==> job 6693 <==
==> flow/design.v <==
 `timescale 1ns / 1ps
module calc_logic(
   input clk,
   input rst,
   input [4:0] keycode,
   input newkey,
   output [15:0] Xdisplay,
   output LED_NEG_digit,
   output LED_OVW
   );
   localparam[4:0] KEY_CE = 5'b01100,
                   KEY_CA = 5'b00100,
                   KEY_MULTI = 5'b01001,
                   KEY_SUB = 5'b01010,
                   KEY_ADD = 5'b01011,
                   KEY_SQR = 5'b00001,
                   KEY_CH_SIGN = 5'b00010,
                   KEY_EQUALS = 5'b00011;
   reg signed [17:0] X, nextX, Y, nextY, ANS;
   reg [1:0] OP, nextOP;
   wire ADD = (OP == KEY_ADD [1:0]);
   wire SUB = (OP == KEY_SUB [1:0]);
   wire MULTI = (OP == KEY_MULTI [1:0]);        
   wire OP_T2 = (newkey && (keycode[4:2] == 3'b010) );
   wire CA = (newkey && (keycode == KEY_CA) );             
   wire CE = (newkey && (keycode == KEY_CE) );
   wire digit = (newkey && (keycode[4] == 1'b1) );
   wire EQUALS = (newkey && (keycode == KEY_EQUALS) );
   wire SQR = (newkey && (keycode == KEY_SQR) );
   wire CH_SIGN = (newkey && (keycode == KEY_CH_SIGN) );
   wire [6:0] CONTROL = {CE, CA, OP_T2, digit, EQUALS, SQR, CH_SIGN};  
   wire signed [17:0] ANS_ADD, ANS_MULTI, ANS_SUB, ANS_SQR, ANS_CH_SIGN;
   assign ANS_ADD = X+Y;
   assign ANS_SUB = Y-X;
   assign ANS_MULTI = X*Y;
   assign ANS_SQR = X*X;
   assign ANS_CH_SIGN = X*-1;  
   assign LED_OVW = X[16]; 
   assign Xdisplay = X[15:0];
   assign LED_NEG_digit = X[17];  
   always @ (ADD, MULTI, SUB, ANS_ADD, ANS_MULTI, ANS_SUB, X)
       case({ADD, SUB, MULTI})
           3'b100: ANS = ANS_ADD;
           3'b010: ANS = ANS_SUB;
           3'b001: ANS = ANS_MULTI;
           default: ANS = X;
       endcase   
   always @ (CONTROL, X, keycode, ANS, ANS_SQR, ANS_CH_SIGN)
       casez(CONTROL)
           7'b1000000: nextX = 18'b0;
           7'b?1?????: nextX = 18'b0;
           7'b0010000: nextX = 18'b0;
           7'b0001000: nextX = {X[12:0], keycode[3:0]};  
           7'b0000100: nextX = ANS;
           7'b0000010: nextX = ANS_SQR;
           7'b0000001: nextX = ANS_CH_SIGN;
           default: nextX = X;
       endcase
   always @ (posedge clk or posedge rst)
   begin
       if(rst) X <= 18'b0;
       else X <= nextX;
   end
   always @ (OP_T2, CA, Y, X)
       case({OP_T2, CA})
           2'b00: nextY = Y;
           2'b10: nextY = X;
           default: nextY = 18'b0;
       endcase
   always @ (posedge clk or posedge rst)
     begin
         if(rst) Y <= 18'b0;
         else Y <= nextY;
     end
   always @ (OP_T2, CA, keycode, OP)
       case({OP_T2, CA})
           2'b00: nextOP = OP;
           2'b10: nextOP = keycode[1:0];
           default: nextOP = 2'b0;
       endcase
   always @ (posedge clk or posedge rst)
     begin
         if(rst) OP <= 2'b0;
         else OP <= nextOP;
     end
   endmodule
==> flow/run.sh <==
#!/bin/bash
# the make line also repeats each setting of config.mk as NAME=value (left out here)
make -C /OpenROAD-flow-scripts/flow DESIGN_CONFIG=/design/flow/config.mk WORK_HOME=/design/flow/orfs CLKGATE_MAP_FILE= finish
==> flow/config.mk <==
export PLATFORM = sky130hd
export DESIGN_NAME = calc_logic
export DESIGN_NICKNAME = calc_logic
export VERILOG_FILES = /design/flow/design.v
export SDC_FILE = /design/flow/constraint.sdc
export NUM_CORES = 4
export LEC_CHECK = 0
export ABC_AREA = 1
export CAP_MARGIN = 0
export CELL_PAD_IN_SITES_DETAIL_PLACEMENT = 0
export CELL_PAD_IN_SITES_GLOBAL_PLACEMENT = 0
export CORE_ASPECT_RATIO = 1.61
export CORE_MARGIN = 2
export CORE_UTILIZATION = 53
export CTS_CLUSTER_SIZE = 24
export GPL_ROUTABILITY_DRIVEN = 0
export MIN_ROUTING_LAYER = met1
export PLACE_DENSITY = 0.66
export SLEW_MARGIN = 30
export TNS_END_PERCENT = 70
==> flow/constraint.sdc <==
create_clock -name core_clock -period 5.98 [get_ports {clk}]
set_input_delay 1.1960 -clock core_clock [delete_from_list [all_inputs] [get_ports {clk}]]
set_output_delay 1.1960 -clock core_clock [all_outputs]
set_load 0.01 [all_outputs]
==> job 3565 (differences from job 6693) <==
ABC_AREA = 0   (was 1)
CAP_MARGIN = 40   (was 0)
CELL_PAD_IN_SITES_GLOBAL_PLACEMENT = default   (was 0)
CORE_ASPECT_RATIO = 0.72   (was 1.61)
CORE_UTILIZATION = 72   (was 53)
CTS_CLUSTER_DIAMETER = 39   (was default)
CTS_CLUSTER_SIZE = 33   (was 24)
GPL_ROUTABILITY_DRIVEN = default   (was 0)
SETUP_SLACK_MARGIN = 0.89   (was default)
SLEW_MARGIN = 20   (was 30)
==> flow/constraint.sdc (replaced) <==
create_clock -name core_clock -period 5.84 [get_ports {clk}]
set_input_delay 1.1680 -clock core_clock [delete_from_list [all_inputs] [get_ports {clk}]]
set_output_delay 1.1680 -clock core_clock [all_outputs]
set_load 0.01 [all_outputs]
==> metrics.cfg <==
[status]
status=complete, no violations

[sta]
rsz0062_at_grt=no

[cells_and_area]
multiInputCombCellCount=1332

[logic_synthesis]
yosysCellCount=2015
avgSynthCellArea_um2=6.89

[global_routing]
use_met2_pct=58.0

[critical_path]
cp.required_ns=6.18
slowest_stage=dfrtp_1
cpPeakStageDelay_ns=0.87

[power_and_ir_drop]
swShare_pct=53.7

[detailed_routing]
wl_per_cell_um=17.6

[floorplanning]
core-area_um2=25900

-- figures above: job 6693

==> metrics.cfg <==
[cells_and_area]
multiInputCombCellCount=1062
n_all_buffers=145
num-fill-cells=993
inv_count=294
comb_area_um2=11000
sh_comb_area_pct=74.2

[status]
status=finished with violations
layout.failed_checks=negative setup slack

[critical_path]
crit_arrival_ns=6.03
cpPeakStageDelay_ns=0.58
cp.required_ns=6.02
slowest_stage=fa_1
ff2ff_path_depth=20

[sta]
setup_viol=1
worst_slack_ns=-0.0105
rsz0062_at_grt=yes

[logic_synthesis]
yosysCellCount=1466
avgSynthCellArea_um2=8.68
synth.distinct_cells=63

[detailed_routing]
wl_per_cell_um=24.1

[global_routing]
use_met2_pct=64.8

[power_and_ir_drop]
swShare_pct=47.9

-- figures above: job 3565


==> inputs of job 6135 <==
RTL: the design.v shown in full above, as it stands there.
clock: 5.98 ns
lec_check: 0
abc_area: 0
cap_margin: 20
cell_pad_in_sites_detail_placement: 0
core_aspect_ratio: 1.21
core_margin: 2
core_utilization: 70
cts_cluster_size: 33
min_routing_layer: met1
place_density: 0.66
setup_slack_margin: 0.89
slew_margin: 20
tns_end_percent: 70
run.sh (not shown) runs the stock make flow with config.mk's settings and CLKGATE_MAP_FILE=.
==> inputs of job 5789, as changes to job 6135 <==
==> flow/config.mk (replaced) <==
export PLATFORM = sky130hd
export DESIGN_NAME = calc_logic
export DESIGN_NICKNAME = calc_logic
export VERILOG_FILES = /design/flow/design.v
export SDC_FILE = /design/flow/constraint.sdc
export NUM_CORES = 4
export LEC_CHECK = 0
export CAP_MARGIN = 20
export CORE_MARGIN = 2
export CORE_UTILIZATION = 65
export SLEW_MARGIN = 20
==> flow/constraint.sdc (replaced) <==
create_clock -name core_clock -period 5.06 [get_ports {clk}]
set_input_delay 1.0120 -clock core_clock [delete_from_list [all_inputs] [get_ports {clk}]]
set_output_delay 1.0120 -clock core_clock [all_outputs]
set_load 0.01 [all_outputs]
==> inputs of job 9406, as changes to job 6135 <==
==> flow/config.mk (replaced) <==
export PLATFORM = sky130hd
export DESIGN_NAME = calc_logic
export DESIGN_NICKNAME = calc_logic
export VERILOG_FILES = /design/flow/design.v
export SDC_FILE = /design/flow/constraint.sdc
export NUM_CORES = 4
export LEC_CHECK = 0
export CAP_MARGIN = 20
export CORE_ASPECT_RATIO = 0.55
export CORE_MARGIN = 2
export CORE_UTILIZATION = 72
export SLEW_MARGIN = 20
==> flow/constraint.sdc (replaced) <==
create_clock -name core_clock -period 8.0 [get_ports {clk}]
set_input_delay 1.6000 -clock core_clock [delete_from_list [all_inputs] [get_ports {clk}]]
set_output_delay 1.6000 -clock core_clock [all_outputs]
set_load 0.01 [all_outputs]
==> inputs of job 3871, as changes to job 6135 <==
==> flow/config.mk (replaced) <==
export PLATFORM = sky130hd
export DESIGN_NAME = calc_logic
export DESIGN_NICKNAME = calc_logic
export VERILOG_FILES = /design/flow/design.v
export SDC_FILE = /design/flow/constraint.sdc
export NUM_CORES = 4
export LEC_CHECK = 0
export CAP_MARGIN = 20
export CORE_MARGIN = 2
export CORE_UTILIZATION = 69
export CTS_CLUSTER_DIAMETER = 216
export CTS_CLUSTER_SIZE = 99
export PLACE_DENSITY = 0.37
export SLEW_MARGIN = 20
==> flow/constraint.sdc (replaced) <==
create_clock -name core_clock -period 4.52 [get_ports {clk}]
set_input_delay 0.9040 -clock core_clock [delete_from_list [all_inputs] [get_ports {clk}]]
set_output_delay 0.9040 -clock core_clock [all_outputs]
set_load 0.01 [all_outputs]
==> notes <==
Job 9406 finished clean. Job 5789 ran to the end with violations: setup timing. Job 6135 produced a clean layout. Job 3871 ran to the end with violations: setup timing.
Of job 9406 and job 3871, job 3871 has the higher critical path depth (gap 2).
Wire length: job 9406 < job 6135 < job 5789 < job 3871.
Cell count, lowest first: job 9406, job 6135, job 3871, job 5789.
In synthesized cell count, job 6135 and job 9406 do not differ.

==> inputs of run Z <==
Starts from the design.v that is shown in full above.
export LEC_CHECK = 0
export CAP_MARGIN = 20
export CORE_MARGIN = 2
export CORE_UTILIZATION = 40
export CTS_CLUSTER_DIAMETER = 385
export CTS_CLUSTER_SIZE = 15
export SETUP_SLACK_MARGIN = -0.77
export SLEW_MARGIN = 20
create_clock -name core_clock -period 8.0 [get_ports {clk}]
==> inputs of run H, as changes to run Z <==
Settings changed: CORE_UTILIZATION 40 to 50, CTS_CLUSTER_SIZE 15 to 92, PLACE_DENSITY set to 0.35.
==> inputs of run F, as changes to run Z <==
Settings changed: ABC_AREA set to 1, CORE_UTILIZATION 40 to 72, CTS_CLUSTER_DIAMETER 385 to 216, CTS_CLUSTER_SIZE 15 to 99, PLACE_DENSITY_LB_ADDON set to 0.04, SETUP_SLACK_MARGIN -0.77 to not set.
==> flow/constraint.sdc (replaced) <==
create_clock -name core_clock -period 7.91 [get_ports {clk}]
set_input_delay 1.5820 -clock core_clock [delete_from_list [all_inputs] [get_ports {clk}]]
set_output_delay 1.5820 -clock core_clock [all_outputs]
set_load 0.01 [all_outputs]
==> comparison table <==
quantity	run F	run Z	run H
Share of the clock period used by the worst path after layout	81.5%	81.3%	82.7%
Tap Count	260	402	330
Post-detail-place hpwl	30600 um	26500 um	27500 um
Worst-margin pin slew	1.20 ns	1.06 ns	1.13 ns
Arrival time worst endpoint	6.62 ns	6.69 ns	6.79 ns
Internal reg-to-reg setup slack	1.47 ns	1.49 ns	1.38 ns
Combinational Area	0.0104 mm^2	0.0104 mm^2	0.0104 mm^2
Final standard cell area without fillers	0.0144 mm^2	0.0136 mm^2	0.0135 mm^2
Nonclk inv count	573	294	294
Outcome	finished clean	finished clean	finished clean
Total tool warning count	31	31	33
WL/cell	17.6 um	18.8 um	19.9 um
Via total after detailed routing	12.7k	9777	9692
Adder-cell area share of the yosys netlist	43.1%	47.0%	47.0%
Die height	143 um	182 um	164 um
Horizontal die dimension	143 um	182 um	164 um
Clock latency reported for the late side of the worst-skew pair	0.28 ns	0.30 ns	0.29 ns
Final-layout clock-cell area share	1.17%	1.43%	1.44%
Worst hold path startpoint	Y[0]	Y[17]	OP[0]
